==> inputs of job 7915 <==
==> flow/design.v <==
`timescale 1ns / 1ps
module cordic_sin_cos#(
 parameter OUT_WIDTH = 16,
 parameter OUT_REGISTER_EN = 1,
 parameter K = 16'h4DBA
)(
 input                       clk,
 input                       rst_n,
 input  [19:0]               angle,
 output [OUT_WIDTH-1:0]      cos_o,
 output [OUT_WIDTH-1:0]      sin_o
    );
    localparam OUT_WIDTH_EXP = 4;
    localparam K_EXP = {K,{OUT_WIDTH_EXP{1'b0}}};
    localparam ITERATION_NUM = OUT_WIDTH;
    localparam [16*21-1:0] actan_table =  { 21'h20000,21'h12E40,21'h09FB4,21'h05111,
                                            21'h028B1,21'h0145D,21'h00A2F,21'h00518,
                                            21'h0028C,21'h00146,21'h000A3,21'h00051,
                                            21'h00029,21'h00014,21'h0000A,21'h00005};
    reg  signed [OUT_WIDTH+OUT_WIDTH_EXP:0]   real_x[0:ITERATION_NUM];
    reg  signed [OUT_WIDTH+OUT_WIDTH_EXP:0]   imag_y[0:ITERATION_NUM];
    reg  signed [20:0]                        angl_z[0:ITERATION_NUM];
    wire        [1:0]                         quadrant;
    reg  signed [OUT_WIDTH+OUT_WIDTH_EXP:0]   init_x;
    reg  signed [OUT_WIDTH+OUT_WIDTH_EXP:0]   init_y;
    reg  signed [20:0]                        init_z;
    assign quadrant = angle[19:18];
    always @(quadrant,angle) begin
        case (quadrant)
            2'b00:begin
                init_x = K_EXP;
                init_y = 0;
                init_z = {1'b0,angle};
            end
            2'b01:begin
                init_x = -K_EXP;
                init_y = 0;
                init_z = {3'b111,angle[17:0]};
            end
            2'b10: begin
                init_x = -K_EXP;
                init_y = 0;
                init_z = {3'b000,angle[17:0]};
            end
            2'b11:begin
                init_x = K_EXP;
                init_y = 0;
                init_z = {1'b1,angle};
            end
            default:begin
                init_x = 0;
                init_y = 0;
                init_z = 0;
            end
        endcase
    end
    always@(posedge clk or negedge rst_n)  
    begin
        if(rst_n == 1'b0)begin
            real_x[0] <= 'h0;
            imag_y[0] <= 'h0;
            angl_z[0] <= 'h0;
        end else begin
            real_x[0] <= init_x;
            imag_y[0] <= init_y;
            angl_z[0] <= init_z;
        end
    end
    genvar i;
    generate
        for (i = 1 ; i <= ITERATION_NUM; i= i + 1)
        begin: iter
                always@(posedge clk or negedge rst_n)  
                    begin
                        if(rst_n == 1'b0)begin
                            real_x[i] <= 'h0;
                            imag_y[i] <= 'h0;
                            angl_z[i] <= 'h0;
                        end else if(angl_z[i-1][20]==1'b1)begin  
                            real_x[i] <= real_x[i-1] + ( imag_y[i-1]>>>(i-1) );
                            imag_y[i] <= imag_y[i-1] - ( real_x[i-1]>>>(i-1) );
                            angl_z[i] <= angl_z[i-1] + $signed(actan_table[(21*(16-i+1)-1)-:21]);
                        end else begin
                            real_x[i] <= real_x[i-1] - ( imag_y[i-1]>>>(i-1) );
                            imag_y[i] <= imag_y[i-1] + ( real_x[i-1]>>>(i-1) );
                            angl_z[i] <= angl_z[i-1] - $signed(actan_table[(21*(16-i+1)-1)-:21]);
                        end
                    end
        end
    endgenerate
    wire [OUT_WIDTH:0]   real_x_cut;
    wire [OUT_WIDTH:0]   imag_y_cut;
    reg  [OUT_WIDTH-1:0] cos_over_pro;
    reg  [OUT_WIDTH-1:0] sin_over_pro;
    assign real_x_cut = real_x[ITERATION_NUM][OUT_WIDTH+OUT_WIDTH_EXP:OUT_WIDTH_EXP];
    assign imag_y_cut = imag_y[ITERATION_NUM][OUT_WIDTH+OUT_WIDTH_EXP:OUT_WIDTH_EXP];
    always@(*)begin
            case(real_x_cut[OUT_WIDTH:OUT_WIDTH-1])
                2'b00:cos_over_pro = real_x_cut[OUT_WIDTH-1:0];
                2'b01:cos_over_pro = {1'b0,{(OUT_WIDTH-1){1'b1}}};
                2'b10:cos_over_pro = {1'b1,{(OUT_WIDTH-2){1'b0}},1'b1};
                2'b11:cos_over_pro = real_x_cut[OUT_WIDTH-1:0];
                default:cos_over_pro = real_x_cut[OUT_WIDTH-1:0];
            endcase
    end
    always@(*)begin
            case(imag_y_cut[OUT_WIDTH:OUT_WIDTH-1])
                2'b00:sin_over_pro = imag_y_cut[OUT_WIDTH-1:0];
                2'b01:sin_over_pro = {1'b0,{(OUT_WIDTH-1){1'b1}}};
                2'b10:sin_over_pro = {1'b1,{(OUT_WIDTH-2){1'b0}},1'b1};
                2'b11:sin_over_pro = imag_y_cut[OUT_WIDTH-1:0];
                default:sin_over_pro = imag_y_cut[OUT_WIDTH-1:0];
            endcase
    end
    generate if (OUT_REGISTER_EN == 1'b1) begin:reg_out
        reg [OUT_WIDTH-1:0] cos_r;
        reg [OUT_WIDTH-1:0] sin_r;
        always@(posedge clk or negedge rst_n) begin
            if(rst_n == 1'b0)begin
                cos_r <= 'h0;
                sin_r <= 'h0;
            end else begin
                cos_r <= cos_over_pro;
                sin_r <= sin_over_pro;
            end
        end
        assign cos_o = cos_r;
        assign sin_o = sin_r;
    end else begin:no_reg_out
        assign cos_o = cos_over_pro;
        assign sin_o = sin_over_pro;
    end
    endgenerate
endmodule
`timescale 1ns / 1ps
module cordic_dds #(
 parameter OUT_WIDTH = 16,
 parameter OUT_REGISTER_EN = 1,
 parameter FREQ_WORD_INIITIAL = 32'h6D3A06,  
 parameter PHASE_WORD_INIITIAL = 0,
 parameter K = 16'h4DBA
)(
 input                      clk,
 input                      rst_n,
 input                      cfg_vld,
 input      [31:0]          cfg_freq_word,
 input      [31:0]          cfg_phase_word,
 output reg                 sig_vld_o,
 output     [OUT_WIDTH-1:0] sin_o,
 output     [OUT_WIDTH-1:0] cos_o
    );
 localparam PRO_DELAY = OUT_WIDTH + OUT_REGISTER_EN;
 reg [31:0] phase_accum;  
 reg [31:0] add_freq_wd;
 reg [4:0]  pro_cnt;
 always@(posedge clk or negedge rst_n)  
 begin
     if(rst_n == 1'b0)begin
         phase_accum <= PHASE_WORD_INIITIAL;
         add_freq_wd <= FREQ_WORD_INIITIAL;
     end else if(cfg_vld == 1'b1)begin 
         phase_accum <= cfg_phase_word;
         add_freq_wd <= cfg_freq_word;
     end else begin
         phase_accum <=  phase_accum + add_freq_wd;
     end
 end
 always@(posedge clk or negedge rst_n)  
 begin
     if(rst_n == 1'b0)begin
         pro_cnt <= 'h0;
         sig_vld_o <= 1'b0;
     end else if(pro_cnt == PRO_DELAY) begin
         pro_cnt <=  pro_cnt;
         sig_vld_o <= 1'b1;
     end else begin
         pro_cnt <=  pro_cnt + 1'b1;
         sig_vld_o <= 1'b0;
     end
 end
 cordic_sin_cos #(
 .OUT_WIDTH (OUT_WIDTH),
 .OUT_REGISTER_EN(OUT_REGISTER_EN),
 .K(K)
 )cordic_sin_cos_inst(
 .clk    (clk),
 .rst_n  (rst_n),
 .angle  (phase_accum[31:12]),
 .cos_o  (cos_o),
 .sin_o  (sin_o)
  );
endmodule
==> flow/run.sh <==
#!/bin/bash
# the make line also repeats each setting of config.mk as NAME=value (left out here)
make -C /OpenROAD-flow-scripts/flow DESIGN_CONFIG=/design/flow/config.mk WORK_HOME=/design/flow/orfs CLKGATE_MAP_FILE= finish
==> flow/config.mk <==
export PLATFORM = sky130hd
export DESIGN_NAME = cordic_dds
export DESIGN_NICKNAME = cordic_dds
export VERILOG_FILES = /design/flow/design.v
export SDC_FILE = /design/flow/constraint.sdc
export NUM_CORES = 4
export LEC_CHECK = 0
export ABC_AREA = 1
export CAP_MARGIN = 20
export CORE_MARGIN = 2
export CORE_UTILIZATION = 63
export CTS_CLUSTER_DIAMETER = 196
export CTS_CLUSTER_SIZE = 97
export PLACE_DENSITY = 0.36
export SETUP_SLACK_MARGIN = -0.1
export SLEW_MARGIN = 20
export TNS_END_PERCENT = 10
==> flow/constraint.sdc <==
create_clock -name core_clock -period 1.77 [get_ports {clk}]
set_input_delay 0.3540 -clock core_clock [delete_from_list [all_inputs] [get_ports {clk}]]
set_output_delay 0.3540 -clock core_clock [all_outputs]
set_load 0.01 [all_outputs]
==> job 582: changes against job 7915 <==
ABC_AREA = default   (was 1)
CELL_PAD_IN_SITES_GLOBAL_PLACEMENT = 0   (was default)
CORE_UTILIZATION = 70   (was 63)
CTS_CLUSTER_DIAMETER = default   (was 196)
CTS_CLUSTER_SIZE = default   (was 97)
GPL_TIMING_DRIVEN = 1   (was default)
PLACE_DENSITY = default   (was 0.36)
SETUP_SLACK_MARGIN = default   (was -0.1)
SLEW_MARGIN = 5   (was 20)
TNS_END_PERCENT = 90   (was 10)
==> flow/constraint.sdc (replaced) <==
create_clock -name core_clock -period 3.43 [get_ports {clk}]
set_input_delay 0.6860 -clock core_clock [delete_from_list [all_inputs] [get_ports {clk}]]
set_output_delay 0.6860 -clock core_clock [all_outputs]
set_load 0.01 [all_outputs]
==> results <==
Number of core rows: job 7915 135; job 582 120
Syn avg cell area: job 7915 7.26 um2; job 582 9.34 um2
Number of CTS-inserted buffers: job 7915 16; job 582 113
Number of nets at floorplan: job 7915 12.9k; job 582 9,134
Count leader, synth: job 7915 sky130_fd_sc_hd__nand2_1; job 582 sky130_fd_sc_hd__dfrtp_1
Post-synthesis cell count from yosys: job 7915 11.8k; job 582 8,052
Run status: job 7915 stopped before the end; job 582 failed layout checks
Last stage reached: job 7915 5_1_grt; job 582 -
Violated checks: job 7915 -; job 582 negative setup slack
Area of the synthesized netlist per yosys stat: job 7915 85,500 um2; job 582 75,200 um2
Post-placement worst setup slack: job 7915 -1.39 ns; job 582 -0.289 ns
Horizontal extent of the die: job 7915 372 um; job 582 332 um
Number of buffers added for setup after CTS: job 7915 167; job 582 12
Area of the mapped netlist: job 7915 85,500 um2; job 582 75,200 um2
Cell Area, Placed: job 7915 114,000 um2; job 582 81,600 um2
Xor and xnor fraction of the mapped netlist area: job 7915 8.68%; job 582 11.8%
Share of synthesized area occupied by flip-flops and latches: job 7915 30.5%; job 582 34.7%
Complex Gates by Area: job 7915 12.5%; job 582 18.3%
Portion of synthesized cell area occupied by the leading cell type: job 7915 30.1%; job 582 34.3%
Distinct cell type count after synthesis: job 7915 69; job 582 89
Chip Area: job 7915 139,000 um2; job 582 110,000 um2
Routability congestion estimate: job 7915 1.04; job 582 0.968
Area fraction in full adders, half adders and majority gates: job 7915 15.2%; job 582 17.3%
Number of cells upsized or downsized after cts: job 7915 1,004; job 582 83
Cells after DPL: job 7915 16.7k; job 582 9,943
Init Core Util: job 7915 63.3%; job 582 70.4%
H-tree Lvls: job 7915 1; job 582 3
Die extent in y: job 7915 372 um; job 582 332 um
Share of synthesized area spent on multiplexers: job 7915 0%; job 582 1.98%
